Setup of build 94:
// Dmac_Top
module Dmac_Top (
    input  logic        clk,
    input  logic        rst,
    input  logic        write,
    input  logic        HSel,
    input  logic [1:0]  STrans,
    input  logic [31:0] HWData,
    input  logic [31:0] HAddr,
    input  logic [31:0] MRData,
    input  logic        HReady,
    input  logic [1:0]  M_HResp,
    output logic HReadyOut,
    output logic [1:0] S_HResp,
    input  logic [1:0]  DmacReq,      
    input  logic        Bus_Grant,   
    output logic [31:0] MAddress,
    output logic [31:0] MWData,
    output logic [3:0]  MBurst_Size,
    output logic        MWrite,
    output logic [1:0]  MTrans,
    output logic [3:0]  MWStrb,
    output logic        Bus_Req,
    output logic        Interrupt,
    output logic [1:0]  ReqAck
);
    logic con_sel, con_en, irq, con_new_sel, C_config;
    logic hold;
    logic channel_en_1, channel_en_2;
    Dmac_Main_Datapath datapath_inst (
        .clk            (clk),
        .rst            (rst),
        .write          (write),
        .HSel           (HSel),
        .STrans         (STrans),
        .channel_en_1   (channel_en_1),
        .channel_en_2   (channel_en_2),
        .HWData         (HWData),
        .HAddr          (HAddr),
        .MRData         (MRData),
        .HReady         (HReady),
        .M_HResp          (M_HResp),
        .con_en         (con_en),
  ...
Size in the first run: ~4,300 cells after synthesis, ~1,400 flip-flops, ~190 I/O pins, ~63,000 um2 of cells after synthesis.
Settings: LEC_CHECK=0, CAP_MARGIN=15, CORE_ASPECT_RATIO=0.71, CORE_MARGIN=2, CORE_UTILIZATION=72, CTS_CLUSTER_SIZE=58, PLACE_DENSITY=0.36, SETUP_SLACK_MARGIN=0.41, SLEW_MARGIN=20; clock period 4.77 ns.
run.sh (not shown) runs the stock make flow with config.mk's settings and CLKGATE_MAP_FILE=.
Ran to the end and failed final checks on negative setup slack: build 94.
diff inputs: build 94 => build 4
Settings: a deleted SETUP_SLACK_MARGIN that had been 0.41; an added ABC_AREA of 1; a deleted CORE_ASPECT_RATIO that had been 0.71; a deleted CTS_CLUSTER_SIZE that had been 58; a change of PLACE_DENSITY from 0.36 to 0.43; a change of CAP_MARGIN from 15 to 20; a change of the clock period (ns, I/O delays scaled along) from 4.77 to 2.91.
### Flow results
- The flow completed for build 94, but it is not clean: the layout still shows negative setup slack.
- As the logs show, build 4 stopped at global routing after a tool error, so it never reached the end of the flow.
- Compared build 4 vs build 94, and core utilization at floorplan is up in build 4.
- Sequential element share of the synthesized area in build 4 is 5.2 points lower than in build 94
- For the yosys-reported design area after synthesis, build 4 came in 5400 um2 higher than build 94 did.
- Number of standard cells after synthesis | build 4 above build 94
Relative to build 4, the following input files were edited for build 27:
Settings: changing CORE_UTILIZATION from 72 to 57; changing PLACE_DENSITY from 0.43 to 0.6; removing ABC_AREA (formerly 1); changing the clock period (ns, I/O delays scaled along) from 2.91 to 5.59.
==> results <==
Every stage of the flow completed for build 27, and the final layout passed the timing, design-rule and antenna checks. Area fraction in compound gates: build 27 vs build 4 down 1.5 points. Minimum setup slack after placement sits higher in build 27 than in build 4. The initial standard-cell utilization of the core in build 27 was lower than what build 4 gave. Number of buffers inserted to repair setup after CTS: build 27 and build 4 compared, lower one is build 27. Build 27 vs build 4 — TritonCTS buffer count rose 8. Taking build 27 over build 4, the number of instances in the placed design ratio works out to 0.64. Going from build 4 to build 27, the share of synthesized cell area in and, or, nand and nor gates was found to have gone down by 15 points. Compared to build 4, build 27 was floorplanned on a bigger die. Diff build 4 -> build 27: count of mapped cells out of synthesis saw a decrease, portion of the post-synthesis area used by sequential elements saw an increase. Comparing the two runs side by side, build 27 comes out ahead of build 4 on HPWL after detailed placement.


Dmac_Top again, from the RTL that the note above started with.
export LEC_CHECK = 0
export CAP_MARGIN = 20
export CORE_MARGIN = 2
export CORE_UTILIZATION = 61
export CTS_CLUSTER_SIZE = 48
export PLACE_DENSITY = 0.65
export SLEW_MARGIN = 20
create_clock -name core_clock -period 5.34 [get_ports {clk}]
The starting point finished with timing, DRC and antenna clean.
Rerun with:
Settings changed: CORE_UTILIZATION 61 to 42, CTS_CLUSTER_SIZE 48 to unset, PLACE_DENSITY 0.65 to 0.6.
Clock period 5.34 ns to 8.59 ns, I/O delays scaled along.
Outcome: Via count falls by 1.3%. Critical path depth does not change. Routed wire length increases by 2.5%. Global-route usage decreases by 9.3 points. Sequential share of layout area stays flat.
Rerun with:
Settings changed: CORE_UTILIZATION 42 to 72, CTS_CLUSTER_DIAMETER set to 370.
Clock period 8.59 ns to 4.77 ns, I/O delays scaled along.
The new run completed and failed the layout checks on negative setup slack.
Via count goes up by 11%.
First-iteration DRC count rises by 86%.
Synthesized area stays the same.
Clock power climbs by 71%.
Clock-buffer cell count is lower by 10.
Rerun with:
Settings changed: CORE_UTILIZATION 72 to 40, CTS_CLUSTER_DIAMETER 370 to unset.
Clock period 4.77 ns to 10.1 ns, I/O delays scaled along.
After rerunning: Now the flow went through all stages and came out clean. Global-route usage came out lower by 23 points. First-iteration DRC count decreases by 44%. Sequential power came out lower by about 50%. Final cell count goes up by about 14%. Worst setup slack is better by 1.7 ns. Power went down by about 50%. Wire length falls by about 15%. Clock power drops by about 50%. Register-to-register slack improved by 4.3 ns. Sequential cell count stays the same. Critical path depth fell by 1.
Power figures rest on the tool's default switching activity, not on a simulated workload.
